## P
Design cpu_top, start of the top module:
module cpu_top(
    input wire clk,
    input wire rst_n,
    input wire [31:0] rData,
    input wire [31:0] inst,
    output wire [31:0] pc,
    output wire [31:0] display,
    output wire [31:0] addr,
    output wire [31:0] wData,
    output wire wen,
    output wire [31:0] rdata_19
);
wire [31:0] rdata_19_out;
assign rdata_19 = rdata_19_out;
assign display = inst;
wire [31:0] npc;
wire npc_op;
wire [31:0] pc_4;
wire [2:0] sext_op;
wire [31:0] ext;
wire rf_we;
wire [31:0] regData_1;
wire [31:0] regData_2;
wire [31:0] regData_wb;
wire brun;
wire breq;
wire brlt;
wire bsel;
wire asel;
wire [31:0] alu_a;
wire [31:0] alu_b;
wire [31:0] alu_c;
wire [3:0] alu_op;
wire dram_we;
wire [31:0] dram_rd;
wire [1:0] wbsel;
assign alu_a = (Asel_EX_con==1)?rD1_EX_con:pc_EX_con;
assign alu_b = (Bsel_EX_con==1)?ext_EX_con:rD2_EX_con;
assign regData_wb = (WBsel_MEM_con==0)?pc4_MEM_con:((WBsel_MEM_con==1)?c_MEM_con:dram_rd);
assign addr=c_MEM_con;
assign wData=rD2_MEM_con;
assign wen = Dram_we_MEM_con;
assign dram_rd=rData;
wire [31:0]inst_ID_con;
wire [31:0]pc_ID_con,pc_EX_con;
wire [31:0]pc4_ID_con,pc4_EX_con,pc4_MEM_con;
wire [31:0]rD1_EX_con,rD2_EX_con,rD2_MEM_con;
wire [31:0]ext_EX_con;
wire [4:0]wR_EX_con,wR_MEM_con,wR_WB_con;
wire Asel_EX_con,Bsel_EX_con;
wire [3:0]Alu_op_EX_con;
  ...
Size: about 11000 cells after synthesis, roughly 1400 flip-flops, about 230 I/O pins, ~82000 um^2 of cells after synthesis.
clock: 6.51 ns
lec_check: 0
abc_area: 1
cap_margin: 40
cell_pad_in_sites_detail_placement: 2
cell_pad_in_sites_global_placement: 2
core_margin: 2
core_utilization: 42
cts_cluster_diameter: 27
gpl_routability_driven: 0
gpl_timing_driven: 0
hold_slack_margin: -0.05
max_routing_layer: met5
place_density_lb_addon: 0.17
setup_slack_margin: -0.29
slew_margin: 0
tns_end_percent: 35
run.sh (not shown) runs the stock make flow with config.mk's settings and CLKGATE_MAP_FILE=.
P got as far as 4_1_cts, where a tool error ended the run.
[inputs] Q vs P
- removing PLACE_DENSITY_LB_ADDON (formerly 0.17)
- removing HOLD_SLACK_MARGIN (formerly -0.05)
- changing CAP_MARGIN from 40 to 20
- removing TNS_END_PERCENT (formerly 35)
- removing MAX_ROUTING_LAYER (formerly met5)
- removing ABC_AREA (formerly 1)
- changing CORE_UTILIZATION from 42 to 10
- changing SLEW_MARGIN from 0 to 20
- removing CELL_PAD_IN_SITES_DETAIL_PLACEMENT (formerly 2)
- removing GPL_TIMING_DRIVEN (formerly 0)
- removing GPL_ROUTABILITY_DRIVEN (formerly 0)
- removing CELL_PAD_IN_SITES_GLOBAL_PLACEMENT (formerly 2)
- removing SETUP_SLACK_MARGIN (formerly -0.29)
- removing CTS_CLUSTER_DIAMETER (formerly 27)
- setting PLACE_DENSITY to 0.38 for the first time
- changing the clock period (ns, I/O delays scaled along) from 6.51 to 8.51
[summary]
- The final layout from Q, which completed every stage, passed the timing, design-rule and antenna checks at the end of the flow.
- Synthesized-area fraction occupied by and/or/nand/nor cells was lower in Q than in P.
- The fraction of the mapped netlist area in adder cells of P and that of Q are within noise of each other.
- Summed standard-cell area reported by yosys down about 2.6% in Q wrt P
> inputs changed (Q -> R)
- changing CORE_UTILIZATION from 10 to 30
- changing the clock period (ns, I/O delays scaled along) from 8.51 to 8.5
==> comparison <==
- R gives less number of design-rule violations left by the first detailed-router iteration than Q did.
- The clock period minus worst slack in R sits 0.28 ns above the value recorded for Q.
- R vs Q on clock network power share: R is the higher one.
- Routed wire length, Q and R: smaller value in Q
- Compared with Q, R shows summed area of non-filler cells in the final layout lower by 7.8%.
- When the final numbers for Q and R were put side by side, the cell area reported after detailed placement turned out to be greater in Q.
- Of Q and R, the higher non-clock buffer count belongs to R.
#### Input delta (S over R)
- TNS_END_PERCENT: unset -> 10
- CORE_UTILIZATION: 30 -> 51
- ABC_AREA: unset -> 1
- the clock period (ns, I/O delays scaled along): 8.5 -> 4.61
Results
From the logs: S reached the end of the flow and failed the layout checks with negative setup slack. Compared with R, in S post-synthesis chip area from yosys rose by 2.7%, horizontal die size moved down, post-layout total power went up 82%, post-route minimum period went down 2.35 ns, worst hold slack rose by 0.088 ns. Compared with R, in S die area went down 39%; clock power share went down; cell count rose 2510; site row count shows a reduction of 42; fill cell instance count of the final layout dropped about 50%. Synthesized-area fraction occupied by and/or/nand/nor cells ended up 16 points higher on S than on R.
The inputs of T differ from those of S as listed below.
- a deleted ABC_AREA that had been 1
- a deleted TNS_END_PERCENT that had been 10
- a change of CORE_UTILIZATION from 51 to 40
- a change of the clock period (ns, I/O delays scaled along) from 4.61 to 5.83
## What came out
T: flow complete, layout not clean; failing: negative setup slack. Taking S as the reference, in T number of tap instances picked up an extra 496, global routing met1 resource utilization lost 5.3 points, netlist area before placement lost about 2.6%, clock network area share picked up an extra 0.50 points, non-clock buffer count lost 33%. Changes observed in T relative to S: power share of the clock group +1.4 points; net count of the finished layout -about 30%; buffer-and-inverter tally for the worst setup path -6. T — synthesis-to-layout area growth 3.1 points lower, S as reference.
Power and IR drop assume default switching activity.
